==> run a <==
Design top, start of the top module:
module top(input clk, por, reset, start_stop, mode, edit_shift, inc, output reg buzzer, output [0:6] seg,output [3:0] digit,output reg [4:0] mode_value);
clock: 7.73 ns
lec_check: 0
abc_area: 1
cap_margin: 20
core_aspect_ratio: 0.64
core_margin: 6
core_utilization: 40
cts_cluster_diameter: 320
gpl_timing_driven: 0
max_routing_layer: met4
min_routing_layer: met2
slew_margin: 40
run.sh (not shown) runs the stock make flow with config.mk's settings and CLKGATE_MAP_FILE=.
==> run b (differences from run a) <==
==> flow/config.mk (replaced) <==
export PLATFORM = sky130hd
export DESIGN_NAME = top
export DESIGN_NICKNAME = top
export VERILOG_FILES = /design/flow/design.v
export SDC_FILE = /design/flow/constraint.sdc
export NUM_CORES = 4
export LEC_CHECK = 0
export CAP_MARGIN = 20
export CORE_MARGIN = 2
export CORE_UTILIZATION = 63
export CTS_CLUSTER_SIZE = 77
export HOLD_SLACK_MARGIN = 0.3
export SETUP_SLACK_MARGIN = -0.42
export SLEW_MARGIN = 20
==> flow/constraint.sdc (replaced) <==
create_clock -name core_clock -period 7.0 [get_ports {clk}]
set_input_delay 1.4000 -clock core_clock [delete_from_list [all_inputs] [get_ports {clk}]]
set_output_delay 1.4000 -clock core_clock [all_outputs]
set_load 0.01 [all_outputs]
==> run c (differences from run a) <==
==> flow/config.mk (replaced) <==
export PLATFORM = sky130hd
export DESIGN_NAME = top
export DESIGN_NICKNAME = top
export VERILOG_FILES = /design/flow/design.v
export SDC_FILE = /design/flow/constraint.sdc
export NUM_CORES = 4
export LEC_CHECK = 0
export ABC_AREA = 1
export CAP_MARGIN = 20
export CORE_MARGIN = 2
export CORE_UTILIZATION = 72
export CTS_CLUSTER_DIAMETER = 29
export PLACE_DENSITY_LB_ADDON = 0.2
export SETUP_SLACK_MARGIN = 1.09
export SLEW_MARGIN = 20
==> flow/constraint.sdc (replaced) <==
create_clock -name core_clock -period 4.86 [get_ports {clk}]
set_input_delay 0.9720 -clock core_clock [delete_from_list [all_inputs] [get_ports {clk}]]
set_output_delay 0.9720 -clock core_clock [all_outputs]
set_load 0.01 [all_outputs]
==> qor summary <==
Result of the run: run c complete, no violations; run b complete, no violations; run a stopped before the end
Stage where the flow stopped: run c -; run b -; run a global routing (5_1_grt)
Final Max-Slew Violation Tally: run c 0; run b 0; run a -
Critical Path Stages: run c 16; run b 9; run a -
Die Width: run c 165 um; run b 170 um; run a 281 um
Slew headroom: run c 33.1%; run b 22.4%; run a -
Number of cells in the design after placement: run c 3,295; run b 2,587; run a 3,651
Die y size: run c 165 um; run b 170 um; run a 184 um
Unique cell types: run c 62; run b 93; run a 62
Cell area after layout: run c 0.0213 sq mm; run b 0.0185 sq mm; run a -
Simple-Gate Fraction of Synth Area: run c 35.3%; run b 30.0%; run a 35.3%
Antenna diode count: run c 1; run b 0; run a -
Total clock buffers created by CTS: run c 54; run b 27; run a 27
Top power group: run c clock; run b clock; run a -
Type of the worst setup path: run c flip-flop to output pin; run b primary input to output pin; run a -
FF-to-FF setup slack: run c 1.18 ns; run b 2.22 ns; run a -
Number of clock buffer instances in the layout: run c 69; run b 41; run a -
Ratio of final minimum period to clock period: run c 76.2%; run b 87.2%; run a -
Layout Utilization: run c 84.2%; run b 68.3%; run a -
Dominant cell by count in the synthesized netlist: run c sky130_fd_sc_hd__nand2_1; run b sky130_fd_sc_hd__nor2_1; run a sky130_fd_sc_hd__nand2_1
Number of nets with antenna violations after routing: run c 0; run b 0; run a -
FP Util: run c 73.5%; run b 64.2%; run a 41.0%
Power share of the combinational group: run c 19.3%; run b 11.5%; run a -
Arrival time at the worst endpoint: run c 2.73 ns; run b 4.70 ns; run a -
Met3 Wirelength: run c 11.5 mm; run b 6.00 mm; run a -
Count of H-tree levels built during CTS: run c 2; run b 1; run a 1
Proportion of cell area occupied by multi-input gates: run c 55.7%; run b 62.2%; run a -

* * *

==> run Z <==
Starting RTL as in the previous note.
make LEC_CHECK=0 CAP_MARGIN=30 CELL_PAD_IN_SITES_DETAIL_PLACEMENT=1 CELL_PAD_IN_SITES_GLOBAL_PLACEMENT=1 CORE_MARGIN=2 CORE_UTILIZATION=33 CTS_CLUSTER_DIAMETER=86 HOLD_SLACK_MARGIN=0.08 PLACE_DENSITY_LB_ADDON=0.12 SETUP_SLACK_MARGIN=0.82 SLEW_MARGIN=20 finish   # period 5.74 ns
==> run G (differences from run Z) <==
==> flow/config.mk (replaced) <==
export PLATFORM = sky130hd
export DESIGN_NAME = top
export DESIGN_NICKNAME = top
export VERILOG_FILES = /design/flow/design.v
export SDC_FILE = /design/flow/constraint.sdc
export NUM_CORES = 4
export LEC_CHECK = 0
export ABC_AREA = 1
export CAP_MARGIN = 20
export CORE_MARGIN = 2
export CORE_UTILIZATION = 72
export CTS_CLUSTER_DIAMETER = 29
export CTS_CLUSTER_SIZE = 80
export HOLD_SLACK_MARGIN = -0.09
export MAX_ROUTING_LAYER = met4
export PLACE_DENSITY_LB_ADDON = 0.2
export SETUP_SLACK_MARGIN = 1.09
export SLEW_MARGIN = 40
==> flow/constraint.sdc (replaced) <==
create_clock -name core_clock -period 4.24 [get_ports {clk}]
set_input_delay 0.8480 -clock core_clock [delete_from_list [all_inputs] [get_ports {clk}]]
set_output_delay 0.8480 -clock core_clock [all_outputs]
set_load 0.01 [all_outputs]
==> run M (differences from run Z) <==
==> flow/config.mk (replaced) <==
export PLATFORM = sky130hd
export DESIGN_NAME = top
export DESIGN_NICKNAME = top
export VERILOG_FILES = /design/flow/design.v
export SDC_FILE = /design/flow/constraint.sdc
export NUM_CORES = 4
export LEC_CHECK = 0
export ABC_AREA = 1
export CAP_MARGIN = 10
export CORE_MARGIN = 2
export CORE_UTILIZATION = 72
export CTS_CLUSTER_DIAMETER = 259
export SETUP_SLACK_MARGIN = 0.61
export SLEW_MARGIN = 20
==> flow/constraint.sdc (replaced) <==
create_clock -name core_clock -period 5.06 [get_ports {clk}]
set_input_delay 1.0120 -clock core_clock [delete_from_list [all_inputs] [get_ports {clk}]]
set_output_delay 1.0120 -clock core_clock [all_outputs]
set_load 0.01 [all_outputs]
==> impl_metrics.tcl <==
# flow metrics
set metrics [dict create \
    finalCritPeriodShare_pct 83.6 \
    path_delay_family "buffers and inverters" \
    synth_stat.cells 2360 \
    grt_pass1_wl_um 105000 \
    power.combinational.fraction_pct 10.7 \
    switching_share_pct 27.6 \
    reg2reg_from "state[1]$_SDFFE_PP0P_" \
    intPower_mw 3.23 \
    pg_comb_uw 477 \
    critical_path.max_stage_delay_ns 0.56 \
    layout-area-overhead-vs-synth_pct 12.5 \
    grt_overflow_total 0 \
    status "complete, no violations" \
]
-- figures above: run Z

==> impl_metrics.tcl <==
# flow metrics
set metrics [dict create \
    reg2reg_from "minutes[3]$_SDFFE_PP0P_" \
    path_delay_family "buffers and inverters" \
    status "complete, no violations" \
    critical_path.max_stage_delay_ns 0.47 \
    pg_comb_mw 1.23 \
    grt_overflow_total 0 \
    intPower_mw 3.54 \
    grt_pass1_wl_um 98800 \
    finalCritPeriodShare_pct 85.7 \
    switching_share_pct 33.0 \
    synth_stat.cells 3020 \
    layout-area-overhead-vs-synth_pct 7.31 \
    power.combinational.fraction_pct 23.2 \
]
-- figures above: run M

==> impl_metrics.tcl <==
# collected from the flow reports
set metrics [dict create \
    ys.flop_type "sky130_fd_sc_hd__dfxtp_1" \
    cts_num_sinks 238 \
    die-width_um 165 \
    cts_setup_buffers 56 \
    outcome.stop_stage "global routing (5_1_grt)" \
    status "stopped before the end" \
    synth_chip_area_um2 18600 \
    synth_top_cell_by_count "sky130_fd_sc_hd__nand2_1" \
    synthMuxAreaShare_pct 0 \
    die_height_um 165 \
    synth_stat.cells 3020 \
]
-- figures above: run G

Power figures rest on the tool's default switching activity, not on a simulated workload.
